===== design/flow/design.v =====
`timescale 1ns / 1ps
module EC(
input H0,L0,EC_prev,H1,  
output EC_out,EC_next 
    );
wire w;  
assign w = ~(H0 | L0);
assign EC_next = (w & EC_prev);
assign EC_out = (EC_next & H1);
endmodule
`timescale 1ns / 1ps
module TBC(
input X0,X1,Y0,Y1,  
output H,L  
    );
assign H = ((X0) & (!Y1)) | (X1 & (!Y1)) | (X1 & (!Y0));
assign L = (!X1) & Y1;
endmodule
`timescale 1ns / 1ps
module mux8bit(
input sel,
input [7:0]I1,I0,
output [7:0]Y
    );
assign Y = sel ? I1 : I0;
endmodule
`timescale 1ns / 1ps
module TDS(
input [7:0]P0,P1,P2,
output [7:0]Min,Med,Max
    );
wire [20:0]w;
wire [5:0]EC_next;
wire [8:0]EC_out;
wire [2:0]mux_sel;
wire [7:0]Temp_max,Temp_min_1,Temp_min_2;
TBC TBC_1_MSB_67(.X0(P0[6]),.X1(P0[7]),.Y0(P1[6]),.Y1(P1[7]),.H(w[0]),.L(w[1]));
TBC TBC_1_BITS45(.X0(P0[4]),.X1(P0[5]),.Y0(P1[4]),.Y1(P1[5]),.H(w[2]),.L(w[3]));
TBC TBC_1_BITS23(.X0(P0[2]),.X1(P0[3]),.Y0(P1[2]),.Y1(P1[3]),.H(w[4]),.L(w[5]));
TBC TBC_1_LSB_01(.X0(P0[0]),.X1(P0[1]),.Y0(P1[0]),.Y1(P1[1]),.H(w[6]),.L());
EC EC_1_MSB_45(.H0(w[0]),.L0(w[1]),.EC_prev(1'b1),.H1(w[2]),.EC_next(EC_next[0]),.EC_out(EC_out[0]));
EC EC_1_BITS23(.H0(w[2]),.L0(w[3]),.EC_prev(EC_next[0]),.H1(w[4]),.EC_next(EC_next[1]),.EC_out(EC_out[1]));
EC EC_1_LSB_01(.H0(w[4]),.L0(w[5]),.EC_prev(EC_next[1]),.H1(w[6]),.EC_next(),.EC_out(EC_out[2]));
assign mux_sel[0] = EC_out[0] | EC_out[1] | EC_out[2] | w[0];  
mux8bit m_1_min(.sel(mux_sel[0]),.I1(P1),.I0(P0),.Y(Temp_min_1));
mux8bit m_1_max(.sel(mux_sel[0]),.I1(P0),.I0(P1),.Y(Temp_max));
TBC TBC_2_MSB_67(.X0(Temp_max[6]),.X1(Temp_max[7]),.Y0(P2[6]),.Y1(P2[7]),.H(w[7]),.L(w[8]));
TBC TBC_2_BITS45(.X0(Temp_max[4]),.X1(Temp_max[5]),.Y0(P2[4]),.Y1(P2[5]),.H(w[9]),.L(w[10]));
TBC TBC_2_BITS23(.X0(Temp_max[2]),.X1(Temp_max[3]),.Y0(P2[2]),.Y1(P2[3]),.H(w[11]),.L(w[12]));
TBC TBC_2_LSB_01(.X0(Temp_max[0]),.X1(Temp_max[1]),.Y0(P2[0]),.Y1(P2[1]),.H(w[13]),.L());
EC EC_2_MSB_45(.H0(w[7]),.L0(w[8]),.EC_prev(1'b1),.H1(w[9]),.EC_next(EC_next[2]),.EC_out(EC_out[3]));
EC EC_2_BITS23(.H0(w[9]),.L0(w[10]),.EC_prev(EC_next[2]),.H1(w[11]),.EC_next(EC_next[3]),.EC_out(EC_out[4]));
EC EC_2_LSB_01(.H0(w[11]),.L0(w[12]),.EC_prev(EC_next[3]),.H1(w[13]),.EC_next(),.EC_out(EC_out[5]));
assign mux_sel[1] = EC_out[3] | EC_out[4] | EC_out[5] | w[7];
mux8bit m_2_min(.sel(mux_sel[1]),.I1(P2),.I0(Temp_max),.Y(Temp_min_2));
mux8bit m_2_max(.sel(mux_sel[1]),.I1(Temp_max),.I0(P2),.Y(Max));  
TBC TBC_3_MSB_67(.X0(Temp_min_1[6]),.X1(Temp_min_1[7]),.Y0(Temp_min_2[6]),.Y1(Temp_min_2[7]),.H(w[14]),.L(w[15]));
TBC TBC_3_BITS45(.X0(Temp_min_1[4]),.X1(Temp_min_1[5]),.Y0(Temp_min_2[4]),.Y1(Temp_min_2[5]),.H(w[16]),.L(w[17]));
TBC TBC_3_BITS23(.X0(Temp_min_1[2]),.X1(Temp_min_1[3]),.Y0(Temp_min_2[2]),.Y1(Temp_min_2[3]),.H(w[18]),.L(w[19]));
TBC TBC_3_LSB_01(.X0(Temp_min_1[0]),.X1(Temp_min_1[1]),.Y0(Temp_min_2[0]),.Y1(Temp_min_2[1]),.H(w[20]),.L());
EC EC_3_MSB_45(.H0(w[14]),.L0(w[15]),.EC_prev(1'b1),.H1(w[16]),.EC_next(EC_next[4]),.EC_out(EC_out[6]));
EC EC_3_BITS23(.H0(w[16]),.L0(w[17]),.EC_prev(EC_next[4]),.H1(w[18]),.EC_next(EC_next[5]),.EC_out(EC_out[7]));
EC EC_3_LSB_01(.H0(w[18]),.L0(w[19]),.EC_prev(EC_next[5]),.H1(w[20]),.EC_next(),.EC_out(EC_out[8]));
assign mux_sel[2] = EC_out[6] | EC_out[7] | EC_out[8] | w[14];
mux8bit m_3_min(.sel(mux_sel[2]),.I1(Temp_min_2),.I0(Temp_min_1),.Y(Min));  
mux8bit m_3_max(.sel(mux_sel[2]),.I1(Temp_min_1),.I0(Temp_min_2),.Y(Med));  
endmodule
`timescale 1ns / 1ps
module inexact_filter
# (parameter COUNT= 256) 
(input [7:0] Pixel_in,
input  clk,
output [7:0] Median
);
    reg [7:0]  line_buff1 [COUNT-1:0];
    reg [7:0]  line_buff2 [COUNT-1:0];
    reg [7:0]  R1_Max,R1_Med,R1_Min,R2_Max,R2_Med,R2_Min,Buffer_reg;
    wire [7:0] Min,Max,Med,Last_Max,Last_Med,Last_Min;
    integer i;
    always @(posedge clk)begin
    Buffer_reg <= Pixel_in;
    end
    always @ (posedge clk)
    begin
    line_buff2[COUNT-1] <= Buffer_reg;
    line_buff1[COUNT-1] <= line_buff2[0];
    for ( i=0 ; i<COUNT-1; i=i+1 )
        line_buff2[i] <= line_buff2[i+1];
    for ( i=0 ; i<COUNT-1; i=i+1 )
         line_buff1[i] <= line_buff1[i+1];
    end 
    TDS tds1_1(.P0(line_buff1[0]),.P1(line_buff2[0]),.P2(Buffer_reg),.Min(Min),.Max(Max),.Med(Med));
    always @(posedge clk) begin
    R1_Max <= Max;
    R1_Med <= Med;
    R1_Min <= Min;
    end
    always @(posedge clk) begin
    R2_Max <= R1_Max;
    R2_Med <= R1_Med;
    R2_Min <= R1_Min;
    end
    TDS tds2_1(.P0(Max),.P1(R1_Max),.P2(R2_Max),.Min(Last_Min),.Max(),.Med());
    TDS tds2_2(.P0(Med),.P1(R1_Med),.P2(R2_Med),.Min(),.Max(),.Med(Last_Med));
    TDS tds2_3(.P0(Min),.P1(R1_Min),.P2(R2_Min),.Min(),.Max(Last_Max),.Med());
    TDS tds_f(.P0(Last_Min),.P1(Last_Med),.P2(Last_Max),.Min(),.Max(),.Med(Median));
    endmodule

===== design/flow/run.sh =====
#!/bin/bash
# the make line also repeats each setting of config.mk as NAME=value (left out here)
make -C /OpenROAD-flow-scripts/flow DESIGN_CONFIG=/design/flow/config.mk WORK_HOME=/design/flow/orfs CLKGATE_MAP_FILE= finish

===== design/flow/config.mk =====
export PLATFORM = sky130hd
export DESIGN_NAME = inexact_filter
export DESIGN_NICKNAME = inexact_filter
export VERILOG_FILES = /design/flow/design.v
export SDC_FILE = /design/flow/constraint.sdc
export NUM_CORES = 4
export LEC_CHECK = 0
export ABC_AREA = 0
export CAP_MARGIN = 20
export CELL_PAD_IN_SITES_DETAIL_PLACEMENT = 2
export CELL_PAD_IN_SITES_GLOBAL_PLACEMENT = 1
export CORE_MARGIN = 2
export CORE_UTILIZATION = 40
export GPL_ROUTABILITY_DRIVEN = 0
export GPL_TIMING_DRIVEN = 0
export HOLD_SLACK_MARGIN = 0.09
export MAX_ROUTING_LAYER = met4
export MIN_ROUTING_LAYER = met2
export SETUP_SLACK_MARGIN = 1.93
export SLEW_MARGIN = 25
export TNS_END_PERCENT = 40

===== design/flow/constraint.sdc =====
create_clock -name core_clock -period 11.0 [get_ports {clk}]
set_input_delay 2.2000 -clock core_clock [delete_from_list [all_inputs] [get_ports {clk}]]
set_output_delay 2.2000 -clock core_clock [all_outputs]
set_load 0.01 [all_outputs]

==> design notes, run 1 <==
Synthesis handed over a netlist of 5008 instances. The clock net in this run drives a total of 4152 sinks. The area fraction of the dominant cell type after synthesis is 93.8%.

The half-perimeter wire length of the detailed placement result is 89.4 mm, and the multiplexer share of the synthesized area is 0.775%. In this run, post-CTS hold repair placed 0 buffers. Dominant non-sequential cell family after synthesis: AND-OR/OR-AND gates.

Counting along the longest clock path gives a buffer depth of 4. The gate-level netlist out of Yosys references 103 unique cell types. For the number of nets at floorplan, the log shows 5017. OpenSTA, run right after detailed placement, puts the worst setup slack at -1.02 ns. Of all flip-flops after synthesis, the portion carrying an async set or reset was 0%. The run gives 3.02% for the fraction of the mapped netlist area in compound gates. The run ended at global routing. The all-layer global routing usage is 36.8%, and the die outline height is 475 um. The synthesized netlist has a Yosys-reported chip area of 0.0886 sq mm. CTS built an H-tree with a depth of 5.

Summing the areas of all fa, ha and maj instances in the mapped netlist gives 0.0113% of the synthesized area. The overall chip area is 0.225 sq mm. The CTS report gives the tree buffer count as 395.

The synthesis report lists the Yosys warning total as 5. Per the synth stats, the flop cell with the highest instance count is sky130_fd_sc_hd__dfxtp_1. The number of storage elements in the synthesis netlist works out to 4152. The floorplan has 172 rows. The run stopped with a tool error. For reference, the top cells by count after synthesis are sky130_fd_sc_hd__dfxtp_1 (4152), sky130_fd_sc_hd__nand2_1 (87), sky130_fd_sc_hd__nor2_1 (81). The core region is 0.220 sq mm. Averaged over all synthesized cells, the footprint is 17.7 sq um.

Post-synthesis cell area: 0.0886 sq mm. Among all cell types in the netlist, the one instantiated most often is sky130_fd_sc_hd__dfxtp_1. The aggregate global routing overflow was 61; the die extent in x was 475 um. The tool reported: "[ERROR GRT-0116] Global routing finished with congestion. Check the congestion regions in the DRC Viewer".

Simple-gate share of the synthesized area: 1.85%. The cell area after placement came out at 0.0925 sq mm. The biggest area consumer among synthesized cells was sky130_fd_sc_hd__dfxtp_1. The tally of buffers added on design ports is 16, and the share of the core filled by cells before placement is 40.3%. The run gives 93.8% for the sequential area share after synthesis.

The root buffer cell was sky130_fd_sc_hd__clkbuf_16. The XOR/XNOR share of the synthesized area was 0.0198%; the yosys stat cell total was 5008. With the number of placed instances, taps included at 7982, the boundary pin count is 17. In this run, synthesis inferred 0 flip-flops with an integrated enable. Yosys attributes the largest share of cell area to sky130_fd_sc_hd__dfxtp_1 (94%), sky130_fd_sc_hd__mux2i_1 (0.45%), sky130_fd_sc_hd__nand2_1 (0.37%).
through the flow:
step           hold WS [ns]  power (mW)
4_1_cts               0.263        30.1
3_5_place_dp          0.313        15.8
3_3_place_gp          0.310        15.8
2_1_floorplan         0.310        15.7
what timing repair did:
item,in CTS
gates cloned,1
gates resized,252
setup buffers,73
endpoints found under the setup margin,8
pin swaps,48
metal layers:
metal,global-route usage (%),GRT overflow
met1,-,-
met2,44.8,8
met3,40.5,43
met4,13.1,10
met5,-,-
==> inputs of run 2 (changes only) <==
- ABC_AREA: 0 -> unset
- CELL_PAD_IN_SITES_DETAIL_PLACEMENT: 2 -> unset
- CELL_PAD_IN_SITES_GLOBAL_PLACEMENT: 1 -> unset
- CORE_UTILIZATION: 40 -> 70
- CTS_CLUSTER_SIZE: unset -> 34
- GPL_ROUTABILITY_DRIVEN: 0 -> unset
- GPL_TIMING_DRIVEN: 0 -> unset
- HOLD_SLACK_MARGIN: 0.09 -> unset
- MAX_ROUTING_LAYER: met4 -> unset
- MIN_ROUTING_LAYER: met2 -> unset
- PLACE_DENSITY_LB_ADDON: unset -> 0.0
- SETUP_SLACK_MARGIN: 1.93 -> 2.63
- SLEW_MARGIN: 25 -> 20
- TNS_END_PERCENT: 40 -> unset
- clock period: 11.0 -> 9.03 ns (I/O delays scaled with it)
==> run 2 against run 1 <==
Die area shrank 43%. The flow stops in clock tree synthesis. Synthesized cell count unchanged. Synthesized area unchanged.
==> design notes, run 2 <==
Measured along the y axis, the die boundary spans 360 um. Of the total synthesized cell area, the portion taken by AND-OR and OR-AND cells is 3.02%. Note, the detailed placer reported a final HPWL of 70.7 mm. The tally of buffers added on design ports works out to 16. With the area of the synthesized netlist per yosys stat at 0.0886 sq mm, the total number of yosys warnings is 5. The largest total area in the synthesized netlist belongs to sky130_fd_sc_hd__dfxtp_1. Post-synth the commonest register cell is sky130_fd_sc_hd__dfxtp_1. Sequential cells were found to cover 93.8% of the synthesized design area. The overall chip area came out at 0.129 sq mm. By area the synthesized netlist is led by sky130_fd_sc_hd__dfxtp_1 (94%), sky130_fd_sc_hd__mux2i_1 (0.45%), sky130_fd_sc_hd__nand2_1 (0.37%).

The cell-mix breakdown from Yosys lists the simple-gate area share as 1.85%. Ranked by instance count, the synthesized netlist is headed by sky130_fd_sc_hd__dfxtp_1 (4152), sky130_fd_sc_hd__nand2_1 (87), sky130_fd_sc_hd__nor2_1 (81). The synthesized netlist contains 103 unique library cells. The number of placed instances, taps included is 6911, and the multiplexer share of the synthesized area is 0.775%. The yosys stat cell total was 5008; the number of placement rows was 130. Per the post-synthesis stats, the area per cell is 17.7 sq um. The post-synth count of flops with an enable pin is 0. The run gives 17 as the boundary pin count.

The first error in the log reads "[ERROR DPL-0033] detailed placement checks failed during check placement". The last weighted congestion value of the routability-driven placer was 0.849. The synthesized design contains 4152 register bits. The run stopped with a tool error. Before CTS, the worst setup slack after placement is -1.01 ns. In the floorplan report the effective utilization is 70.6%.

The die extent in x came out at 360 um. The most common cell in the netlist was sky130_fd_sc_hd__dfxtp_1. After synthesis, the share of flip-flops with an asynchronous set or reset is 0%.

The area fraction of the dominant cell type after synthesis came out at 93.8%. The stage where the run came to a stop is clock tree synthesis. The run gives 5008 as the gate count after technology mapping.

The cell area that synthesis handed to floorplanning was 0.0886 sq mm. In this run the standard cell core region covers 0.126 sq mm. The area share of fa/ha/maj cells after synthesis works out to 0.0113%. Of the total synthesized cell area, the portion taken by XOR and XNOR cells is 0.0198%. For the number of nets at floorplan, the log shows 5017. The dominant non-sequential cell family after synthesis was AND-OR/OR-AND gates.
run 2: stage by stage:
stage	util [%]	hold WS [ns]	area, sq um
after floorplan	-	0.310	88700
after global placement	73.9	0.310	92800
after detailed placement	73.9	0.312	92800
==> inputs of run 3 (changes only) <==
- CTS_CLUSTER_SIZE: 34 -> unset
- PLACE_DENSITY_LB_ADDON: 0.0 -> unset
- SETUP_SLACK_MARGIN: 2.63 -> 1.55
- clock period: 9.03 -> 6.42 ns (I/O delays scaled with it)
==> run 3 against run 2 <==
The run fails in global routing. Synthesized area unchanged. Synthesized cell count unchanged. Die area stayed put.
==> design notes, run 3 <==
Counting along the longest clock path gives a buffer depth of 4. The placement summary gives the final routability congestion estimate as 0.831. The XOR/XNOR share of the synthesized area works out to 0.0198%. In the placement report, post-DP HPWL is listed as 75.1 mm. The commonest cells after synthesis are sky130_fd_sc_hd__dfxtp_1 (4152), sky130_fd_sc_hd__nand2_1 (87), sky130_fd_sc_hd__nor2_1 (81). The synthesis report lists the most area-consuming cells as sky130_fd_sc_hd__dfxtp_1 (94%), sky130_fd_sc_hd__mux2i_1 (0.45%), sky130_fd_sc_hd__nand2_1 (0.37%).

The biggest area consumer among synthesized cells was sky130_fd_sc_hd__dfxtp_1. The tools report the overall chip area as 0.129 sq mm. The run stopped with a tool error.

For reference, the placement row count at floorplan is 130. Post-synthesis cell area: 0.0886 sq mm. After synthesis, the largest family of logic cells by area is AND-OR/OR-AND gates. In this run the count of I/O pins placed on the die edge is 17.

According to the floorplan report, the die width is 360 um. For the share of the core filled by cells before placement, the log shows 70.6%. When the netlist entered floorplanning its net count stood at 5017. The area share of fa/ha/maj cells after synthesis works out to 0.0113%.

For the hold buffer count at CTS, the log shows 0. The synthesis stats list as the most numerous cell sky130_fd_sc_hd__dfxtp_1. Primary flip-flop cell chosen by synthesis mapping: sky130_fd_sc_hd__dfxtp_1.

Per the synthesis report, the number of distinct cell types is 103. With the H-tree depth at 5, the worst slack at placement is -2.91 ns. The CTS report gives the tree buffer count as 352.

The portion of synthesized area spent on multiplexers is 0.775%. In this run, the synthesized area fraction spent on AND-OR/OR-AND gates is recorded as 3.02%. The CTS log lists the clock sinks for this run as 4152. The number of storage elements in the synthesis netlist is 4152, and the die outline height is 360 um. For reference, the post-synthesis area per instance comes to 17.7 sq um. Summing the sequential cell areas from Yosys gives 93.8% of the chip area. In this run the standard cell core region covers 0.126 sq mm. Buffers placed on the I/O ports in this run total 16. The halt point of the flow is global routing. In this run the clock root is driven by a sky130_fd_sc_hd__clkbuf_16. After Yosys synthesis, and, or, nand and nor cells account for 1.85% of the synthesized area. The post-synth tally of flip-flops with integrated enable is 0, and the gate count after technology mapping is 5008. The tools report the area of the synthesized netlist per yosys stat as 0.0886 sq mm. For this run, asynchronously set or reset flops after synthesis account for 0%. The tools report the yosys stat cell total as 5008. After synthesis, the largest area contributor takes up 93.8% of total cell area.

The total number of yosys warnings was 5.
## run 3: timing repair
item                                    CTS
pin swaps                                34
resized                                 142
cloned                                    0
setup buffers                            34
endpoints found under the setup margin    8
## run 3: stage by stage
stage          std cells  util (%)  area, sq um  hold slack, ns
3_5_place_dp        6989      74.4        93400           0.312
2_1_floorplan       5008         -        88700           0.310
3_3_place_gp        6989      74.4        93400           0.310
4_1_cts             7638      84.4       106000           0.276
==> inputs of run 4 (changes only) <==
- ABC_AREA: unset -> 1
- CORE_UTILIZATION: 70 -> 65
- CTS_CLUSTER_DIAMETER: unset -> 88
- GPL_TIMING_DRIVEN: unset -> 1
- PLACE_DENSITY_LB_ADDON: unset -> 0.02
- SETUP_SLACK_MARGIN: 1.55 -> 0.37
- SLEW_MARGIN: 20 -> 30
- clock period: 6.42 -> 7.83 ns (I/O delays scaled with it)
==> run 4 against run 3 <==
Now fails the layout checks on setup timing. Synthesized cell count down 0.82%. Die area increased by 5.9%. Synthesized area down 1.6%.
==> design notes, run 4 <==
Among all cell types in the netlist, the one instantiated most often is sky130_fd_sc_hd__dfxtp_1. In the synthesized netlist the async set-or-reset flop fraction comes to 0%. The cell family contributing the most delay on the critical path is simple AND/OR/NAND/NOR gates.

Among all stages on the critical path, the maximum delay recorded is 0.35 ns. Setup repair after global routing could not meet its margin everywhere. Critical path class: reg2out.

Of the total synthesized cell area, the portion taken by full adders, half adders and majority gates is 0%. Of the total power, the share spent switching nets is 19.7%. For the clock group share of total power, the log shows 45.2%. TritonCTS built the clock tree.

Post-synthesis, Yosys gives the total cell area as 0.0872 sq mm. The run gives 0.110 GHz for the timing-limited maximum frequency. STA lists the startpoint of the worst register-to-register path as line_buff1[0][7]$_DFF_P_. In this run the full chip footprint comes out at 0.137 sq mm.

The number of cells on the worst hold path is listed as 0. For the sequential area share after synthesis, the log shows 95.4%. The script extracted a total leakage power of 43.4 nW. Per the post-synthesis report, the number of cells in the design is 4967. Combinational cells consume a total of 0.626 mW.

The slowest stage of the critical path is the sky130_fd_sc_hd__dfxtp_2 cell. The run gives 0.0733 ns for the clock skew after layout. The synthesized area per cell was 17.5 sq um; the number of cells in the finished layout apart from fillers was 7672. Looking at the power breakdown, combinational cells take 1.6% of the total.

In this run the layout overhead on the synthesized area is reported as 20.2%. The power report attributes to the sequential group a share of 53.2%. The routed design shows a via density per instance of 4.38. In this run the worst hold path is classified as reg2reg. The run gives 0% for the XOR/XNOR share of the synthesized area.

The initial antenna violation count was 1. Of all power groups, the one with the highest power is sequential cells. STA shows the worst reg2reg path with a cell count of 21. After synthesis, the share of cell area in mux cells is 0%. The dominant non-sequential cell family after synthesis is simple AND/OR/NAND/NOR gates. The run gives 7003 for the number of placed instances, taps included. In the final layout, the fill cell count is 6454. The tree is rooted in a sky130_fd_sc_hd__clkbuf_16. The internal power of the cells totals 32.1 mW.

The routed design could run at a clock period as short as 9.07 ns. The slew of the pin with the lowest slew margin came out at 0.459 ns. Counting along the longest clock path gives a buffer depth of 4.

The HPWL after detailed placement is 51.1 mm. The tally of buffers added on design ports was 16. The global routing report lists combined usage of all routing layers as 20.1%. The library cell appearing most often on the critical path is sky130_fd_sc_hd__nand2_2. The last weighted congestion value of the routability-driven placer was 0.754; the total number of cells along the worst setup path was 59.

Per the detail_route report, the via count comes to 33600. Setup slack on the worst path after placement came out at -0.941 ns. In the final report, the number of hold violations comes to 0.

Across all checked pins, the minimum headroom to the slew limit is 69.1%. The tools report the end point of the critical path as Median[4]. The tools report the number of placement rows as 134.

The origin of the worst min-delay path was line_buff1[244][6]$_DFF_P_. The flow ran to the end, but the layout failed its checks. For this configuration, the core starts out at a cell density of 65.4%. The switching power total was 7.85 mW. Summed over all failing endpoints, the final setup total negative slack is -9.05 ns. The antenna diode instance count is 0, and the number of pins exceeding their max-slew limit in the final report is 0.

The via count of the first global-routing pass came out at 37600. The CTS report gives the tree buffer count as 358. Pin count of the biggest net entering global routing: 19. The tools report the initial DRC count as 1494.

The commonest cells after synthesis are sky130_fd_sc_hd__dfxtp_1 (4152), sky130_fd_sc_hd__nand2_1 (301), sky130_fd_sc_hd__inv_1 (135). Measured along the x axis, the die boundary spans 370 um. The cell area that synthesis handed to floorplanning was 0.0872 sq mm. The placeable core region came out at 0.133 sq mm.

The run gives 6.26 ns as the data required time of the critical path. The fraction of the cycle the final worst path needs is 116%. STA classifies the critical path startpoint as a register. After synthesis, the cell types taking the most area are sky130_fd_sc_hd__dfxtp_1 (95%), sky130_fd_sc_hd__nand2_1 (1.3%), sky130_fd_sc_hd__inv_1 (0.58%). The average detailed-routed wire length per instance was 17.3 um. The reasons given for failing layout checks are setup timing.

According to the I/O placement log, the pin count is 17. The power report lists the sequential group at 21.3 mW. For this run, the number of Yosys warnings is 5. Yosys mapped a number of flops with a built-in enable equal to 0. The die is 370 um tall. The worst setup path is captured at an output port.

The yosys stat cell total is 4967. The tools report the aggregate global routing overflow as 0. On the reported timing paths, the clock transition at the registers reads 0.07 ns. For the worst hold slack after final layout, the log shows 0.285 ns. The start point of the critical path is line_buff1[0][7]$_DFF_P_. The run gives 4.65 ns as the slack of the worst reg-to-reg path.

Hold analysis lists the worst path endpoint as line_buff1[243][6]$_DFF_P_. The ratio of total power to cell area works out to 381 mW/mm^2. The peak supply drop is 0.324 mV. Once detail routing completed, the nets flagged for antenna violations numbered 0. For the number of distinct standard cells referenced by the synthesized netlist, the log shows 40.

The run gives 5652 as the total number of nets in the final design. The OpenROAD report gives the critical path a data arrival time of 7.50 ns. The tools report the final number of setup-violating endpoints as 8. In this run the critical register-to-register path is captured at R1_Min[5]$_DFF_P_. Yosys reported a register bit count of 4152.

The tools report the final setup slack of the worst path as -1.24 ns. As reported, the later end of the worst-skew pair has a clock insertion delay of 0.90 ns. The primary flip-flop cell chosen by synthesis mapping is sky130_fd_sc_hd__dfxtp_1. Number of buffer and inverter stages on the critical path: 14. The number of warnings reported in the stage logs is 29.

Per the synthesis report, the single largest cell type by area occupies 95.4% of cell area. The largest fanout on the critical path was 8. sky130_fd_sc_hd__dfxtp_1 takes more of the synthesized area than any other cell.

For this block, the routed nets add up to 133 mm of wire. CTS sink count: 4152. The run gives 0 for the max-cap violation count.

The first TritonRoute pass finished after 5 iterations. The simple-gate share of the synthesized area is 2.72%, and the fraction of the mapped netlist area in compound gates is 1.07%. In this run, power in the clock network comes to 18.1 mW.

The logs give 0 for the number of remaining DRC errors and 5 for the H-tree depth. The first global-routing pass estimated 213 mm of wire. The number of nets at floorplan came out at 4976.
[run 4: repair_timing]
item	4_1_cts	5_1_grt
setup buffers	16	20
endpoints found under the setup margin	8	8
resized	102	136
cloned	9	3
pin swaps	30	46
hold buffers	0	0
[run 4: per-layer routing]
metal	up-vias	global-route usage [%]	wire [um]
met3	256	4.12	4390
met1	16100	26.4	59900
met4	0	6.41	2900
met5	-	0	0
met2	486	33.6	65800
li1	16800	-	-
[run 4: layout make-up]
| type | count | area [sq um] | share of cell area (%) |
|---|---|---|---|
| inverters | 158 | 613 | 0.585 |
| repair buffers | 319 | 2540 | 2.43 |
| well taps | 1768 | 2210 | 2.11 |
| multi-input cells | 654 | 4190 | 4.00 |
| clock buffers | 495 | 10300 | 9.81 |
| flip-flops and latches | 4152 | 83100 | 79.4 |
| clock inverters | 126 | 1780 | 1.70 |
[run 4: stage by stage]
stage | cell area [sq um] | utilization, % | power, mW
floorplan | 87200 | - | 22.0
global placement | 91400 | 68.6 | 22.2
detailed placement | 91400 | 68.6 | 22.2
CTS | 104000 | 78.0 | 40.3
global route | 105000 | 78.6 | 41.1
finish | 105000 | 78.6 | 40.0
==> inputs of run 5 (changes only) <==
- ABC_AREA: 1 -> unset
- CORE_UTILIZATION: 65 -> 40
- CTS_CLUSTER_DIAMETER: 88 -> unset
- GPL_TIMING_DRIVEN: 1 -> unset
- PLACE_DENSITY_LB_ADDON: 0.02 -> unset
- SETUP_SLACK_MARGIN: 0.37 -> 3.15
- SLEW_MARGIN: 30 -> 20
- clock period: 7.83 -> 10.7 ns (I/O delays scaled with it)
==> run 5 against run 4 <==
Total power is 26% lower. Clock-buffer cell count increased by 36. Critical path depth is 24 lower. Largest cell class unchanged. Register-to-register slack gained 2.7 ns. Flip-flop count unchanged. Now clean on timing, DRC and antenna. Die area is 64% higher.
==> design notes, run 5 <==
Power dissipated in combinational cells: 0.486 mW. After detailed routing, the total wire length is 116 mm. The placeable core region was 0.220 sq mm; the normalized max-slew margin was 40.3%. The fraction of the mapped netlist area in compound gates is 3.02%. Power attributed to sequential cells is 15.6 mW. For the number of placed instances, taps included, the log shows 8075. The fraction of the cycle the final worst path needs was 96.5%. For the initial antenna violation count, the log shows 5.

Looking at the reg2reg group, the worst path starts from line_buff1[0][3]$_DFF_P_. Per the OpenROAD power report, leakage power amounts to 43.1 nW. The global route stage reports its total congestion overflow as 0. In this run the remaining antenna-violating nets after routing total 0. Sorting the Yosys area breakdown by cell type puts at the top sky130_fd_sc_hd__dfxtp_1. In the CTS report, the clock slew at the register clock pins of the worst setup and hold paths is listed as 0.06 ns. Per the final report, max-transition violations number 0. The run gives 0.53 ns for the critical path's largest stage delay. Power spread over the standard cell area amounts to 275 mW/mm^2. The finished cells cover 0.108 sq mm. End point of the critical path: Median[0].

Endpoint of the worst hold-timing path: line_buff2[117][5]$_DFF_P_. The final layout reports a setup TNS of 0 ns. For reference, the placement row count at floorplan is 172.

First-pass GRT wire length: 192 mm. The peak supply drop is 0.183 mV. The tools report the sequential cell fraction of total power as 52.7%.

The family of cells with the greatest summed delay on the critical path was AND-OR/OR-AND gates. The run gives 0.896 ns for the slew of the pin with the lowest slew margin. Counting instances in the post-synthesis netlist gives the leading cell types as sky130_fd_sc_hd__dfxtp_1 (4152), sky130_fd_sc_hd__nand2_1 (87), sky130_fd_sc_hd__nor2_1 (81). The cell-mix breakdown from Yosys lists the adder-cell area share as 0.0113%. The arrival time at the worst endpoint was 8.18 ns.

The number of nets at floorplan came out at 5017. Setup repair after global routing could not meet its margin everywhere. The portion of synthesized area spent on multiplexers is 0.775%. The critical-path cell with the highest stage delay was sky130_fd_sc_hd__or4_4. For the cell area after placement, the log shows 0.0934 sq mm. The area growth from synthesis to final layout works out to 21.4%. On the final layout, the worst clock skew is 0.0605 ns.

The dominant non-sequential cell family after synthesis is AND-OR/OR-AND gates. The internal portion of the total power is 24.0 mW. The gate count after technology mapping came out at 5008. The finished layout holds 8820 standard cells, fillers aside. The endpoint type of the worst setup path was an output port.

The worst hold path passes through 0 cells. The area fraction of the dominant cell type after synthesis is 93.8%. The largest fanout on the critical path is 6.

The XOR/XNOR share of the synthesized area was 0.0198%. The timing report notes that buffer and inverter cells on the critical path total 10. For the final number of setup-violating endpoints, the log shows 0. According to the floorplan report, the die height is 475 um. The origin of the worst min-delay path was line_buff2[118][5]$_DFF_P_.

Sequential area share after synthesis: 93.8%. The floorplan step set the die width to 475 um. The H-tree was split into 5 levels. For the clock group, total power comes out at 13.5 mW. The wire-length estimate of the detail-placed layout is 61.4 mm.

The total number of nets in the final design is 5576, and the switching power total is 5.62 mW. The average detailed-routed wire length per instance was 13.1 um. Before any placement, the netlist area is recorded as 0.0886 sq mm.

For this run the top cell type by instance count after synthesis was sky130_fd_sc_hd__dfxtp_1. For the number of distinct standard cells referenced by the synthesized netlist, the log shows 103. Data required time of the critical path: 8.56 ns.

Summing the areas of all and, or, nand and nor instances in the mapped netlist gives 1.85% of the synthesized area. For this run, the total global-route usage over all layers was measured as 10.5%. For this run, the detailed router reports a per-instance via density of 3.90. The report counts max-capacitance violations totalling 0.

Startpoint class of the critical path: a register. The power report shows net switching accounting for 19.0% of the total. The chip occupies 0.225 sq mm. TritonCTS built the clock tree. The tools report the share of total power in combinational logic as 1.6%. Synthesis inferred 4152 register bits. The area of the synthesized netlist per yosys stat came out at 0.0886 sq mm. Cells fill 48.9% of the core in the end. The cell sitting at the root of the clock tree is a sky130_fd_sc_hd__clkbuf_16.

The run gives 17 for the boundary pin count. The setup check on the worst reg-to-reg path leaves a slack of 7.38 ns. At the end of routability-driven placement, the weighted congestion stood at 0.742. The floorplan step records an initial core utilization of 40.3%. The worst register-to-register path has a depth of 17. The final route contains 34400 vias. The number of cells reported by Yosys stat comes to 5008.

Averaged over all synthesized cells, the footprint is 17.7 sq um. With the proportion of register bits with asynchronous set or reset after synthesis at 0%, the number of buffers added by the clock tree synthesis step is 382. With the number of remaining DRC errors at 0, the final critical delay including setup and external delays is 10.32 ns.

No sink is reached through more buffers than the 4 on the longest clock path. The run finished with no timing, DRC or antenna violations. By area the synthesized netlist is led by sky130_fd_sc_hd__dfxtp_1 (94%), sky130_fd_sc_hd__mux2i_1 (0.45%), sky130_fd_sc_hd__nand2_1 (0.37%). The CTS sink count is 4152. The most numerous cell type found on the critical path is sky130_fd_sc_hd__buf_6. Hold-check failures listed in the final report amount to 0. The primary flip-flop cell chosen by synthesis mapping is sky130_fd_sc_hd__dfxtp_1. Looking at the power breakdown, the clock network takes 45.7% of the total.

Initial DRC count: 1563. STA reports the tightest min-delay check as being of type reg2reg. The tally of buffers added on design ports is 16. The largest share of the power goes to sequential cells.

In this run the tools logged warnings totalling 30. For reference, the most critical setup path is categorized as reg2out. For reference, the critical path is launched at line_buff1[0][5]$_DFF_P_.

For the number of iterations in the first detailed-routing pass, the log shows 6. Via count of the first global-routing pass: 35500. In this run the critical register-to-register path is captured at R1_Med[4]$_DFF_P_. Clock latency on the worst-skew pair, taken at its later pin, is 0.90 ns. The timing-limited maximum frequency came out at 0.0969 GHz. Entering global routing, the biggest net connects 18 pins. The synthesized design contains 0 enable-type register cells. Per the OpenROAD timing report, the critical path contains 35 cells.

The synthesis report lists the Yosys warning total as 5.
==> run 5: routing by layer <==
metal / track usage, % / vias up / wire [um]
met2: 14.1 / 561 / 44500
met1: 15.5 / 16200 / 61800
li1: - / 17300 / -
met3: 2.68 / 348 / 5010
met5: 0 / - / 0
met4: 5.22 / 0 / 4500
==> run 5: per-stage QoR <==
stage	hold slack (ns)	setup slack, ns	power, mW
global route	0.277	-0.0120	30.7
finish	0.273	0.378	29.6
floorplan	0.310	1.61	16.1
CTS	0.268	0.221	30.0
global placement	0.310	0.347	16.3
detailed placement	0.312	0.226	16.3
==> run 5: what timing repair did <==
| action | CTS | global route |
|---|---|---|
| hold buffers | 0 | 0 |
| resized | 146 | 60 |
| setup endpoints to repair | 8 | 8 |
| cloned | 5 | 1 |
| pin swaps | 49 | 45 |
| setup buffers | 39 | 21 |
==> run 5: final cells by class <==
| type | instances | area (sq um) |
|---|---|---|
| antenna | 2 | 5.00 |
| clock buffer | 531 | 11000 |
| clock inverter | 146 | 1940 |
| fill | 18300 | 112000 |
| inverter | 46 | 173 |
| multi-input combinational | 759 | 5750 |
| sequential | 4152 | 83100 |
| tap | 2958 | 3700 |
| timing repair buffer | 226 | 1900 |
==> inputs of run 6 (changes only) <==
- CORE_MARGIN: 2 -> 4
- CTS_CLUSTER_DIAMETER: unset -> 349
- GPL_ROUTABILITY_DRIVEN: unset -> 1
- HOLD_SLACK_MARGIN: unset -> -0.01
- MIN_ROUTING_LAYER: unset -> met2
- SETUP_SLACK_MARGIN: 3.15 -> -0.02
- SLEW_MARGIN: 20 -> 5
- clock period: 10.7 -> 11.0 ns (I/O delays scaled with it)
==> run 6 against run 5 <==
First-iteration DRC count is 68% higher. Sequential power is 3% lower. Wire length is 4.8% higher. Non-clock buffer count is 62 higher. Clock skew hardly changed. Via count is 35% higher. Clock-buffer cell count is 13 higher.
==> design notes, run 6 <==
Primary flip-flop cell chosen by synthesis mapping: sky130_fd_sc_hd__dfxtp_1. The biggest area consumer among synthesized cells is sky130_fd_sc_hd__dfxtp_1. With the total number of cells along the worst setup path at 33, the number of failing hold endpoints at the final stage is 0.

The last weighted congestion value of the routability-driven placer came out at 0.799. The yosys stat cell total was 5008. The run gives 0.0198% for the XOR/XNOR share of the synthesized area. The tools report the end point of the critical path as Median[4]. The run gives 0 as the aggregate global routing overflow. After synthesis, the largest family of logic cells by area is AND-OR/OR-AND gates.

The initial antenna violation count was 0. The main area contributors are sky130_fd_sc_hd__dfxtp_1 (94%), sky130_fd_sc_hd__mux2i_1 (0.45%), sky130_fd_sc_hd__nand2_1 (0.37%). The tally of OpenROAD warnings was 29; the share of the core filled by cells before placement was 40.3%. With the final routed wirelength across all metal layers at 121 mm, the number of nets at floorplan is 5017. The launch point of the worst min-delay path is recorded as line_buff1[25][6]$_DFF_P_. The path category of the worst min-delay check is reg2reg. TritonCTS built the clock tree. Looking at the power breakdown, combinational cells take 1.8% of the total. The power report attributes to the clock group a share of 44.7%. The gate count after technology mapping came out at 5008. The run gives 0.775% for the multiplexer share of the synthesized area. Per the CTS log, the maximum H-tree level is 5.

For this run, the total global-route usage over all layers was measured as 15.9%. The flow reports power dissipated in sequential cells as 15.2 mW. The flow ran to the end and the layout has no timing, DRC or antenna violations. The run gives 55500 for the via count of the first global-routing pass. Per the post-run analysis, buffers plus inverters along the critical path come to 8. With the simple-gate share of the synthesized area at 1.85%, the ratio of total power to cell area is 264 mW/mm^2. The pin closest to its max-slew limit shows a slew of 0.922 ns. During synthesis, Yosys emitted a total of 5 warnings. The overall chip area was 0.229 sq mm. Subtracting the final worst setup slack from the clock period gives 10.68 ns. The report lists the number of standard-cell rows as 172.

According to the floorplan report, the die height is 479 um. For this run, the chip area from Yosys synthesis comes to 0.0886 sq mm. The tools report the pin count of the biggest net entering global routing as 17. In the Yosys stats the netlist draws on 103 distinct library cells. The half-perimeter wire length of the detailed placement result came out at 65.3 mm.

After detailed routing, the number of vias per cell comes to 5.24. Setup repair after global routing could not meet its margin everywhere. The run gives 0.220 sq mm as the placeable core region. In the setup report, the worst path falls into the class reg2out. Looking at the critical path, the highest net fanout was 10. Per the synthesis report, the adder-cell share of the synthesized area is 0.0113%. Data on the critical path is required at its endpoint by 8.80 ns. Slack of the worst reg-to-reg path: 7.54 ns. The registers of the reported paths see a clock transition of 0.06 ns. Broken down by cell family, the worst path's largest delay share belongs to AND-OR/OR-AND gates. The die extent in x is 479 um. Derived from the worst setup path, the maximum achievable clock frequency is 0.0936 GHz.

Number of iterations in the first detailed-routing pass: 6. For hold timing, the worst endpoint is line_buff1[24][6]$_DFF_P_. In this run the cell area of the synthesized design comes to 0.0886 sq mm.

Synthesized area per cell: 17.7 sq um. From the final report, the count of setup violators was given as 0. The placement report lists the number of port buffers as 16. The number of buffers added by the clock tree synthesis step is 378, and the cell depth of the worst hold path is 0. The critical path starts at line_buff1[0][4]$_DFF_P_.

The peak supply drop is 0.175 mV. Internal power comes to 23.0 mW. Per Yosys stat, the portion of area used by sequential elements is 93.8%.

Pins over their slew limit in the final report were tallied at 0. CTS placed an instance of sky130_fd_sc_hd__clkbuf_16 at the clock tree root. Of the total synthesized cell area, the portion taken by AND-OR and OR-AND cells is 3.02%. The completed layout was analyzed and its total power is 28.4 mW. The final critical path takes up 97.1% of the cycle. Yosys instantiated no cell more often than sky130_fd_sc_hd__dfxtp_1.

The first global-routing pass estimated 196 mm of wire. Max-cap violations in this run came to 0. The number of remaining DRC errors came out at 0. Per the post-route antenna check, the number of violating nets is 0. Summed over all nets, the switching power comes to 5.38 mW. The run gives 93.8% for the area fraction of the dominant cell type after synthesis.

The tree built by TritonCTS fans out to 4152 sinks. In the final design database the tool counted 5633 nets. In this run, synthesis produced a sequential element count of 4152. For reference, the top cells by count after synthesis are sky130_fd_sc_hd__dfxtp_1 (4152), sky130_fd_sc_hd__nand2_1 (87), sky130_fd_sc_hd__nor2_1 (81). The tools report the endpoint type of the worst setup path as an output port.

The logs give 2624 for the initial DRC count and 48.8% for the utilization after layout. The arrival time at the worst endpoint is 8.48 ns. The run gives 12.7 mW as the power dissipated in the clock network. The run gives 0.92 ns for the clock latency reported for the late side of the worst-skew pair. Looking at the reg2reg group, the worst path starts from line_buff1[0][4]$_DFF_P_. Summed over all cells, the static leakage comes to 43.2 nW.

The script logs the mean routed wire length per placed instance as 13.7 um. The power dissipated in combinational cells is 0.516 mW. The slowest stage of the critical path is the sky130_fd_sc_hd__or4_4 cell. The group drawing the most power is sequential cells. On the worst path, the slowest cell contributes a delay of 0.53 ns. Registers are responsible for 53.4% of the overall power.

The worst setup path is launched from a register. The overall via count from detail_route was 46400. Among the stages of the critical path, the cell type that occurs most often is sky130_fd_sc_hd__buf_4. For the boundary pin count, the log shows 17. The normalized max-slew margin came out at 38.5%.

The area growth from synthesis to final layout is 21.3%, and the length in cells of the worst reg-to-reg path is 16. The logs give 4 for the maximum clock path buffer count and 0 for the hold buffer count at CTS. The capture point of the worst register-to-register path is recorded as R1_Med[4]$_DFF_P_. In this run, synthesis inferred 0 flip-flops with an integrated enable.

The clock skew after layout was 0.0600 ns; the proportion of register bits with asynchronous set or reset after synthesis was 0%. In this run switching power makes up 19.0% of total power.
==> run 6: final cells by class <==
cell class	count	area, sq um
clock buffers	544	11000
diodes	1	2.50
multi-input cells	758	5650
repair buffers	288	2300
inverters	46	173
well taps	2958	3700
clock inverters	114	1460
fillers	18300	113000
flip-flops and latches	4152	83100
==> run 6: timing repair <==
item / 4_1_cts / 5_1_grt
setup buffers: 18 / 5
pin swaps: 16 / 40
gates cloned: 1 / 0
resized: 72 / 97
endpoints found under the setup margin: 8 / 8
==> run 6: per-layer routing <==
layer  part of all wire [%]  up-vias  wire length [um]  global-route usage (%)
met5                   0.15        -               181                    1.04
met4                    4.1        6              5020                    4.18
li1                       -    17300                 -                       -
met2                     52    11200             63400                    16.8
met3                     43      521             52700                    23.9
met1                      0    17400                 0                       -
==> run 6: per-stage QoR <==
stage / area (sq um) / setup TNS, ns / setup WS, ns / std cells / hold WS, ns
after floorplan: 88600 / 0 / 1.63 / 5008 / 0.310
after global placement: 94100 / 0 / 0.0418 / 8177 / 0.310
after detailed placement: 94100 / -0.0396 / -0.0396 / 8178 / 0.312
after CTS: 107000 / -0.0762 / -0.0619 / 8855 / 0.266
after global routing: 107000 / -0.0583 / -0.0515 / 8860 / 0.277
final: 107000 / 0 / 0.322 / 8861 / 0.270
==> inputs of run 7 (changes only) <==
- ABC_AREA: unset -> 1
- CAP_MARGIN: 20 -> 0
- CORE_ASPECT_RATIO: unset -> 0.91
- CORE_MARGIN: 4 -> 2
- CORE_UTILIZATION: 40 -> 72
- CTS_CLUSTER_DIAMETER: 349 -> 385
- CTS_CLUSTER_SIZE: unset -> 15
- GPL_ROUTABILITY_DRIVEN: 1 -> 0
- HOLD_SLACK_MARGIN: -0.01 -> 0.29
- MIN_ROUTING_LAYER: met2 -> unset
- PLACE_DENSITY: unset -> 0.37
- SETUP_SLACK_MARGIN: -0.02 -> 0.77
- SLEW_MARGIN: 5 -> 20
- clock period: 11.0 -> 4.22 ns (I/O delays scaled with it)
==> run 7 against run 6 <==
The flow now stops in clock tree synthesis. Die area decreased by 46%. Synthesized cell count fell by 0.82%. Synthesized area down 1.6%.
==> design notes, run 7 <==
The run gives -3.55 ns for the worst slack at placement. The first error in the log reads "[ERROR DPL-0033] detailed placement checks failed during check placement". sky130_fd_sc_hd__dfxtp_1 is the most common cell in the netlist.

The number of nets at floorplan was 4976; the boundary pin count was 17. Per the synthesis report, the adder-cell share of the synthesized area is 0%. Measured along the x axis, the die boundary spans 369 um. The post-synth count of flops with an enable pin is 0. Yosys reports that the leading cell type by area covers 95.4% of the netlist area.

The flow did not finish. The synthesized design spends more area on one cell type than any other, namely sky130_fd_sc_hd__dfxtp_1. The run gives 2.72% for the simple-gate share of the synthesized area. The number of storage elements in the synthesis netlist is 4152. The run gives 5 as the total number of yosys warnings. Measured along the y axis, the die boundary spans 336 um. Summing the sequential cell areas from Yosys gives 95.4% of the chip area. The fraction of the mapped netlist area in compound gates was 1.07%.

Dominant non-sequential cell family after synthesis: simple AND/OR/NAND/NOR gates. Per the run summary, the flow got no further than clock tree synthesis. The average instance in the mapped netlist occupies 17.5 sq um. The post-synthesis cell area was 0.0872 sq mm. The number of distinct standard cells referenced by the synthesized netlist came out at 40. The buffer_ports step reported a buffer count of 16.

The run gives 72.7% for the share of the core filled by cells before placement. The core region is 0.120 sq mm. The placement stage leaves a total instance area of 0.0916 sq mm.

For the area of the synthesized netlist per yosys stat, the log shows 0.0872 sq mm. Yosys attributes the largest share of cell area to sky130_fd_sc_hd__dfxtp_1 (95%), sky130_fd_sc_hd__nand2_1 (1.3%), sky130_fd_sc_hd__inv_1 (0.58%). Yosys reported that registers with async set or reset make up 0%. The run gives 0% for the XOR/XNOR share of the synthesized area. In the synthesized netlist, the cells that appear most often are sky130_fd_sc_hd__dfxtp_1 (4152), sky130_fd_sc_hd__nand2_1 (301), sky130_fd_sc_hd__inv_1 (135). For the half-perimeter wire length of the detailed placement result, the log shows 51.6 mm.

After synthesis, the design contains 4967 cells according to Yosys. For this run, the leading register cell type out of synthesis is sky130_fd_sc_hd__dfxtp_1. Multiplexer share of the synthesized area: 0%. According to the floorplan report, the total die area is 0.124 sq mm. After technology mapping, the gate count stands at 4967. The floorplan has 121 rows.
## run 7: stage by stage
stage / util, % / cells
2_1_floorplan: - / 4967
3_5_place_dp: 76.4 / 6864
3_3_place_gp: 76.4 / 6864
==> inputs of run 8 (changes only) <==
- ABC_AREA: 1 -> 0
- CAP_MARGIN: 0 -> 20
- CORE_ASPECT_RATIO: 0.91 -> unset
- CORE_UTILIZATION: 72 -> 40
- CTS_CLUSTER_DIAMETER: 385 -> unset
- CTS_CLUSTER_SIZE: 15 -> unset
- GPL_ROUTABILITY_DRIVEN: 0 -> unset
- GPL_TIMING_DRIVEN: unset -> 0
- HOLD_SLACK_MARGIN: 0.29 -> unset
- MAX_ROUTING_LAYER: unset -> met4
- MIN_ROUTING_LAYER: unset -> met1
- PLACE_DENSITY: 0.37 -> unset
- SETUP_SLACK_MARGIN: 0.77 -> -0.97
- SLEW_MARGIN: 20 -> 25
- TNS_END_PERCENT: unset -> 40
- clock period: 4.22 -> 11.0 ns (I/O delays scaled with it)
==> run 8 against run 7 <==
The layout now fails its checks (setup timing). Synthesized cell count up 0.83%. Synthesized area increased by 1.6%. Die area up 82%.
==> design notes, run 8 <==
The logs give 5443 for the total number of nets in the final design and 28.4 mW for the total power after layout. For this configuration, the core starts out at a cell density of 40.3%. The data arrival time reported for the critical path is 9.49 ns.

In the synthesized netlist the dominant register cell turns out to be sky130_fd_sc_hd__dfxtp_1. The Yosys step of the flow raised 5 warnings. The post-detailed-route via-to-cell ratio came out at 3.91. The total number of cells along the worst setup path is 32. In this run switching power makes up 19.1% of total power. The cell area that synthesis handed to floorplanning was 0.0886 sq mm.

For reference, the final report shows the max-slew violation count at 0. The power report puts the leakage power at 42.2 nW. With the cell depth of the worst hold path at 0, the CTS sink count is 4152. Internal power comes to 22.9 mW. The placeable core region came out at 0.220 sq mm. The most frequently used library cell after synthesis is sky130_fd_sc_hd__dfxtp_1.

Counting both buffers and inverters, the worst setup path holds a total of 7. The run gives 5 as the H-tree depth. STA shows the worst reg2reg path with a cell count of 15. The post-synth register bit count is 4152. The placed instances occupy a cell area of 0.0925 sq mm.

With the maximum clock path buffer count at 4, the number of nets still failing antenna checks after routing is 0. The launch point of the critical path was reported as line_buff1[0][4]$_DFF_P_. The dominant power group in this design is sequential cells. After synthesis, the mean cell area works out to 17.7 sq um. Setup repair after global routing could not meet its margin everywhere. The share of total power in combinational logic came out at 1.4%. The violation tally recorded at the end of detailed-routing iteration 0 is 1652. Path category of the worst min-delay check: reg2reg. The synthesized netlist devotes 3.02% of its cell area to compound gates. The all-layer global routing usage came out at 10.7%.

Summed over all nets, the half-perimeter wirelength after detailed placement is 60.1 mm. The final setup slack of the worst path was -0.691 ns; the number of distinct standard cells referenced by the synthesized netlist was 103. The slew of the pin with the lowest slew margin came out at 0.881 ns. Per the run report, area growth between synthesis and finish was 19.4%. Yosys shows that the main logic family after synthesis is AND-OR/OR-AND gates. The run gives 0% for the proportion of register bits with asynchronous set or reset after synthesis.

In this design, the stage delay of the slowest critical-path cell is 0.59 ns. Max-cap violations in this run came to 0. The die covers 0.225 sq mm. Per report_power, the clock group accounts for 45.2% of the total. The sequential area share after synthesis is 93.8%.

The logs give 115 mm for the final routed wirelength across all metal layers and 0.106 sq mm for the final instance area. The overall via count from detail_route is 33900. The endpoint of the worst hold-timing path was line_buff1[1][5]$_DFF_P_. Clock network power for this build is 12.8 mW. The net count after synthesis is 5017. The fraction of the cycle the final worst path needs was 106%.

The post-synth tally of flip-flops with integrated enable came out at 0. The area share of fa/ha/maj cells after synthesis is 0.0113%. Entering global routing, the biggest net connects 20 pins. In the post-synthesis netlist, the biggest area contributors are sky130_fd_sc_hd__dfxtp_1 (94%), sky130_fd_sc_hd__mux2i_1 (0.45%), sky130_fd_sc_hd__nand2_1 (0.37%).

The layout checks failed on setup timing. In this run the horizontal extent of the chip is 475 um. The via count of the first global-routing pass was 35000; the average detailed-routed wire length per instance was 13.2 um. For the boundary pin count, the log shows 17. The synthesized design devotes to its leading area cell type 93.8% of total area. The first TritonRoute pass finished after 5 iterations.

In the synthesized netlist, the cells that appear most often are sky130_fd_sc_hd__dfxtp_1 (4152), sky130_fd_sc_hd__nand2_1 (87), sky130_fd_sc_hd__nor2_1 (81). The data required time of the critical path is 8.80 ns, and the XOR/XNOR share of the synthesized area is 0.0198%. The initial antenna violation count is 2. The clock latency reported for the late side of the worst-skew pair is 0.94 ns, and the largest fanout on the critical path is 19. Looking at the critical path, the single cell with the biggest stage delay is sky130_fd_sc_hd__a222oi_1. By startpoint and endpoint, the worst setup path is classified as reg2out. TritonCTS built the clock tree. The logs give 0 for the number of failing hold endpoints at the final stage and 190 mm for the first-pass GRT wire length.

VDD sags by at most 0.188 mV. The portion of synthesized area spent on multiplexers is 0.775%. The timing report attributes the biggest portion of critical-path delay to AND-OR/OR-AND gates.

The tools report the utilization after layout as 48.1%. The tally of OpenROAD warnings was 29. For the final database, setup skew stands at 0.0844 ns. The logs give 15.2 mW for the sequential power and 0 for the number of remaining DRC errors. Startpoint class of the critical path: a register.

The switching power total was 5.43 mW; the area of the synthesized netlist per yosys stat was 0.0886 sq mm. For this design, Yosys synthesis ends with a cell count of 5008. Looking at the reg2reg group, the worst path ends at R1_Med[4]$_DFF_P_. The number of placement rows was 172; the slack of the worst reg-to-reg path was 7.00 ns.

RePlAce ended its routability-driven mode at a weighted congestion of 0.756. The power dissipated in combinational cells is 0.395 mW, and the tally of buffers added on design ports is 16. The most critical setup path has its endpoint at Median[0]. STA classifies the critical path endpoint as an output port. The biggest area consumer among synthesized cells is sky130_fd_sc_hd__dfxtp_1. The final timing report derives a shortest allowable period of 11.69 ns. For the sequential cell fraction of total power, the log shows 53.4%. The simple-gate share of the synthesized area was 1.85%.

After clock tree synthesis, the clock-pin slew on the worst setup and hold paths is 0.07 ns. The run gives 376 as the number of buffers added by the clock tree synthesis step. The flow ran to the end, but the layout failed its checks. The aggregate global routing overflow came out at 0. The timing-limited maximum frequency came out at 0.0855 GHz. In this run the vertical extent of the chip is 475 um. The post-CTS hold buffer count recorded in the log is 0. The slew check shows that the tightest pin keeps a relative margin of 41.2%.

The origin of the worst min-delay path is line_buff1[2][5]$_DFF_P_. The tree is rooted in a sky130_fd_sc_hd__clkbuf_16. The report lists the power per cell area as 268 mW/mm^2. The launch point of the worst register-to-register path is recorded as line_buff1[0][4]$_DFF_P_.

The run gives 5008 as the gate count after technology mapping. Final number of setup-violating endpoints: 7.
==> run 8: metrics by stage <==
| step | setup slack, ns | setup TNS [ns] | hold slack [ns] | cells |
|---|---|---|---|---|
| 2_1_floorplan | 1.63 | 0 | 0.310 | 5008 |
| 3_3_place_gp | -2.08 | -12.91 | 0.312 | 7982 |
| 3_5_place_dp | -1.81 | -10.99 | 0.312 | 7982 |
| 4_1_cts | -1.02 | -6.54 | 0.263 | 8672 |
| 5_1_grt | -1.18 | -7.55 | 0.261 | 8689 |
| 6_report | -0.691 | -3.62 | 0.266 | 8692 |
==> run 8: layer usage <==
layer	wire (um)	vias to the layer above	GRT usage, %	part of all wire (%)
met2	45200	539	14.1	39
met3	5260	271	2.87	4.6
met1	61600	16100	15.5	53
met4	3120	0	4.15	2.7
met5	0	-	-	0
li1	-	17000	-	-
==> run 8: area by class of cell <==
class / instances / area, sq um
Inverter: 46 / 173
Buffer: 35 / 179
Timing Repair Buffer: 63 / 558
Sequential cell: 4152 / 83100
Multi-Input combinational cell: 760 / 5450
Clock inverter: 132 / 1490
Clock buffer: 542 / 11100
Antenna cell: 4 / 10.0
Tap cell: 2958 / 3700
Fill cell: 18300 / 114000
==> run 8: repair_timing <==
item	CTS	global route
buffers inserted	21	27
endpoints found under the setup margin	8	7
resized	71	35
gates cloned	0	3
pin swaps	14	20
==> inputs of run 9 (changes only) <==
- ABC_AREA: 0 -> unset
- CAP_MARGIN: 20 -> 25
- CELL_PAD_IN_SITES_GLOBAL_PLACEMENT: unset -> 3
- CORE_MARGIN: 2 -> 6
- CORE_UTILIZATION: 40 -> 60
- CTS_CLUSTER_SIZE: unset -> 62
- GPL_TIMING_DRIVEN: 0 -> 1
- MAX_ROUTING_LAYER: met4 -> met5
- MIN_ROUTING_LAYER: met1 -> unset
- PLACE_DENSITY_LB_ADDON: unset -> 0.14
- SETUP_SLACK_MARGIN: -0.97 -> -0.64
- SLEW_MARGIN: 25 -> 5
- TNS_END_PERCENT: 40 -> unset
- clock period: 11.0 -> 8.39 ns (I/O delays scaled with it)
==> run 9 against run 8 <==
The layout still fails its checks (setup timing). Largest cell class unchanged. Via count increased by 3.0%. Flip-flop count stayed put. Wire length up 11%. Synthesized cell count is the same. Critical endpoint is now Median[1]. Utilization up 25 points. Cell count is 9.6% lower.
==> design notes, run 9 <==
Yosys reports the multiplexer fraction of the synthesized area as 0.775%. For this design, the CTS-stage hold fixing added 0 buffers. The power report lists the combinational group at 0.610 mW. Dividing total power by cell area gives a power density of 349 mW/mm^2.

After legalization and detailed placement, the total HPWL measured 61.9 mm. From the final report, the count of setup violators was given as 8. The mapped netlist covers 0.0886 sq mm.

The tally of OpenROAD warnings came out at 29. With the critical path's largest stage delay at 0.40 ns, the average detailed-routed wire length per instance is 16.2 um. Critical path class: reg2out. The data required time of the critical path is 6.71 ns. The run gives 17 for the boundary pin count. The share of the core filled by cells before placement is 60.6%, and the setup total negative slack is -11.28 ns.

The start point of the critical path was line_buff1[0][4]$_DFF_P_. The CTS sink count was 4152; the gate count after technology mapping was 5008. For reference, simple AND, OR, NAND and NOR cells occupy 1.85% of the area reported after synthesis. The family of cells with the greatest summed delay on the critical path was AND-OR/OR-AND gates. The die outline height is 396 um, and the number of remaining DRC errors is 0.

The logs give 5 for the total number of yosys warnings and 16.6 mW for the power dissipated in the clock network. The startpoint of the worst register-to-register path is line_buff1[0][4]$_DFF_P_. The tools report the origin of the worst min-delay path as line_buff1[175][3]$_DFF_P_. The first global-routing pass estimated 205 mm of wire.

Post-route period utilization is reported as 119%. The worst setup path is captured at an output port. The run gives 0 as the number of nets still failing antenna checks after routing.

The share of total power in combinational logic was 1.6%; the number of placement rows was 140. The initial antenna violation count came out at 3. The run gives 127 mm for the final routed wirelength across all metal layers. The checks that failed were setup timing. The length in cells of the worst reg-to-reg path was 17.

Setup repair after global routing could not meet its margin everywhere. Arrival time at the worst endpoint: 8.33 ns. The yosys stat cell total was 5008. The post-detailed-route via-to-cell ratio was 4.45.

Hold timing on the final database bottoms out at a slack of 0.262 ns. Entering global routing, the biggest net connects 18 pins. The run gives 5017 for the number of nets at floorplan. Hold-check failures listed in the final report amount to 0. Final critical delay including setup and external delays: 10.00 ns. The endpoint of the worst hold-timing path is line_buff1[174][3]$_DFF_P_. In the post-synthesis netlist, the biggest area contributors are sky130_fd_sc_hd__dfxtp_1 (94%), sky130_fd_sc_hd__mux2i_1 (0.45%), sky130_fd_sc_hd__nand2_1 (0.37%). The dominant non-sequential cell family after synthesis is AND-OR/OR-AND gates. Clock-pin slew was measured on the worst setup and hold paths at 0.06 ns. According to the finish report, the design has a final net count of 5694. The worst setup path is launched from a register. The worst pin sits at a relative slew slack of 61.3%. The largest share of the power goes to sequential cells. The area growth from synthesis to final layout came out at 20.0%. Of all cell types, the one taking the most synthesized area is sky130_fd_sc_hd__dfxtp_1. The run gives 0 for the antenna diode instance count. Proportion of register bits with asynchronous set or reset after synthesis: 0%. The last weighted congestion value of the routability-driven placer was 0.826.

According to the floorplan report, the total die area is 0.157 sq mm. The total overflow left after global routing is 0. Along the critical path, the tally of buffer and inverter instances is 10. Static timing analysis puts the maximum clock frequency at 0.100 GHz.

The leakage power total came out at 43.4 nW. Ranked by instance count, the synthesized netlist is headed by sky130_fd_sc_hd__dfxtp_1 (4152), sky130_fd_sc_hd__nand2_1 (87), sky130_fd_sc_hd__nor2_1 (81). The run gives 19.9 mW for the sequential power.

The switching component of the power was reported as 7.05 mW. The H-tree depth came out at 5. Sequential cells were found to cover 93.8% of the synthesized design area.

The area share of fa/ha/maj cells after synthesis came out at 0.0113%. The internal cell power was 30.0 mW; the overall via count from detail_route was 35000. The tally of buffers added on design ports was 16.

After synthesis, the largest area contributor takes up 93.8% of total cell area. The die extent in x was 396 um. Max fanout on the critical path was recorded as 5. The number of buffers added by the clock tree synthesis step was 362. Checking hold timing, the worst path is listed with class reg2reg. The flow ran to the end, but the layout failed its checks.

The chip area line in the Yosys stat output reads 0.0886 sq mm. CTS reports a maximum clock tree buffer depth of 4. TritonCTS built the clock tree. Per the post-synthesis stats, the area per cell is 17.7 sq um. The slack of the worst reg-to-reg path is 4.89 ns, and the initial DRC count is 1322.

The slew of the pin with the lowest slew margin works out to 0.581 ns. Among the stages of the critical path, the cell type that occurs most often is sky130_fd_sc_hd__buf_4. The post-synth tally of flip-flops with integrated enable was 0; the peak supply drop was 0.265 mV.

The placeable core region is 0.146 sq mm. sky130_fd_sc_hd__dfxtp_1 is the most common cell in the netlist. The number of pins exceeding their max-slew limit in the final report came out at 0. As reported, the later end of the worst-skew pair has a clock insertion delay of 0.91 ns.

Total global-route track usage over all layers is 16.2%. End point of the critical path: Median[1]. Primary flip-flop cell chosen by synthesis mapping: sky130_fd_sc_hd__dfxtp_1.

With the total number of cells along the worst setup path at 35, the worst slack at placement is -1.52 ns. Of the total synthesized cell area, the portion taken by XOR and XNOR cells is 0.0198%. The run gives -1.61 ns as the final setup slack of the worst path. The root buffer cell is sky130_fd_sc_hd__clkbuf_16. The tools report the number of distinct standard cells referenced by the synthesized netlist as 103.

The clock network burns 44.8% of the power. The share of total power dissipated in sequential elements is 53.6%. The run gives 0 for the max-cap violation count.

Number of storage elements in the synthesis netlist: 4152. Hold analysis shows the worst path with a depth of 0. Clock skew after layout: 0.0660 ns.

The critical path's slowest stage uses the library cell sky130_fd_sc_hd__or3_4. The reg-to-reg endpoint was R1_Med[4]$_DFF_P_. The number of iterations in the first detailed-routing pass was 5.

With the via count of the first global-routing pass at 37900, the fraction of the mapped netlist area in compound gates is 3.02%. In this run switching power makes up 19.0% of total power.
run 9: stage by stage:
| step | cell area (sq um) | cells | util (%) | total power, mW |
|---|---|---|---|---|
| floorplan | 88600 | 5008 | - | 20.6 |
| global placement | 93200 | 7196 | 63.8 | 20.9 |
| detailed placement | 93200 | 7196 | 63.8 | 20.9 |
| CTS | 106000 | 7844 | 72.5 | 37.5 |
| global route | 106000 | 7859 | 72.7 | 38.6 |
| finish | 106000 | 7859 | 72.7 | 37.1 |
run 9: per-layer routing:
layer  wire length, um  global-route usage [%]  up-vias
met3              4190                    3.49      288
li1                  -                       -    17500
met5                 0                       0        -
met2             56800                    25.5      529
met1             62200                    22.5    16700
met4              4110                    6.16        0
run 9: area by class of cell:
type                            instances  area [sq um]
Fill cell                            8627         39800
Clock buffer                          512         10600
Sequential cell                      4152         83100
Clock inverter                        109          1570
Multi-Input combinational cell        758          5540
Timing Repair Buffer                  365          2870
Tap cell                             1917          2400
Inverter                               46           173
run 9: what timing repair did:
item                                    4_1_cts  5_1_grt
setup buffers                                28       17
gates cloned                                  1        0
pin swaps                                    47       41
gates resized                               101       55
endpoints found under the setup margin        8        8
==> inputs of run 10 (changes only) <==
- ABC_AREA: unset -> 1
- CAP_MARGIN: 25 -> 20
- CELL_PAD_IN_SITES_GLOBAL_PLACEMENT: 3 -> unset
- CORE_MARGIN: 6 -> 2
- CORE_UTILIZATION: 60 -> 72
- CTS_CLUSTER_DIAMETER: unset -> 377
- CTS_CLUSTER_SIZE: 62 -> unset
- MAX_ROUTING_LAYER: met5 -> unset
- PLACE_DENSITY_LB_ADDON: 0.14 -> 0.02
- SETUP_SLACK_MARGIN: -0.64 -> -0.78
- SLEW_MARGIN: 5 -> 30
- clock period: 8.39 -> 7.83 ns (I/O delays scaled with it)
==> run 10 against run 9 <==
The flow now stops in clock tree synthesis. Synthesized cell count decreased by 0.82%. Die area decreased by 21%. Synthesized area decreased by 1.6%.
==> design notes, run 10 <==
The biggest area contributor in the post-synthesis netlist is sky130_fd_sc_hd__dfxtp_1. The run gives 4967 for the gate count after technology mapping. With the half-perimeter wire length of the detailed placement result at 58.8 mm, the XOR/XNOR share of the synthesized area is 0%.

The run gives 0.0872 sq mm as the post-synthesis cell area. The proportion of register bits with asynchronous set or reset after synthesis was 0%. The sequential area share after synthesis was 95.4%; the simple-gate share of the synthesized area was 2.72%. Counting flops with a built-in enable in the synthesized netlist gives 0.

Sorting the synthesized cells by area gives the leading types as sky130_fd_sc_hd__dfxtp_1 (95%), sky130_fd_sc_hd__nand2_1 (1.3%), sky130_fd_sc_hd__inv_1 (0.58%). With the yosys stat cell total at 4967, the placeable core region is 0.120 sq mm. Routability-driven placement finished with a final weighted congestion of 0.818. Yosys reports that the leading cell type by area covers 95.4% of the netlist area. For reference, the post-synthesis area per instance comes to 17.5 sq um. Share of the core filled by cells before placement: 72.7%.

The commonest cells after synthesis are sky130_fd_sc_hd__dfxtp_1 (4152), sky130_fd_sc_hd__nand2_1 (301), sky130_fd_sc_hd__inv_1 (135). Primary flip-flop cell chosen by synthesis mapping: sky130_fd_sc_hd__dfxtp_1. Measured along the y axis, the die boundary spans 352 um. From left edge to right edge, the die measures 352 um.

The number of storage elements in the synthesis netlist is 4152, and the total number of yosys warnings is 5. The dominant non-sequential cell family after synthesis was simple AND/OR/NAND/NOR gates. The boundary pin count is 17, and the number of placement rows is 127. The run stopped with a tool error. Area share of fa/ha/maj cells after synthesis: 0%.

With the number of distinct standard cells referenced by the synthesized netlist at 40, the fraction of the mapped netlist area in compound gates is 1.07%. Of the post-synthesis cell area, the part taken by muxes is 0%. For the cell area after placement, the log shows 0.0911 sq mm.

The tool reported: "[ERROR DPL-0033] detailed placement checks failed during check placement". The tally of buffers added on design ports works out to 16. Most common cell in the netlist: sky130_fd_sc_hd__dfxtp_1. The flow stopped in clock tree synthesis. The overall die size recorded for this design is 0.124 sq mm. With the area of the synthesized netlist per yosys stat at 0.0872 sq mm, the number of nets at floorplan is 4976.
## run 10: through the flow
step | instances | setup slack, ns | hold slack [ns] | setup TNS (ns)
after global placement | 6826 | -0.743 | 0.309 | -4.50
after detailed placement | 6826 | -0.962 | 0.312 | -6.34
after floorplan | 4967 | 0.454 | 0.310 | 0
Power is estimated from default activity; no workload was simulated.
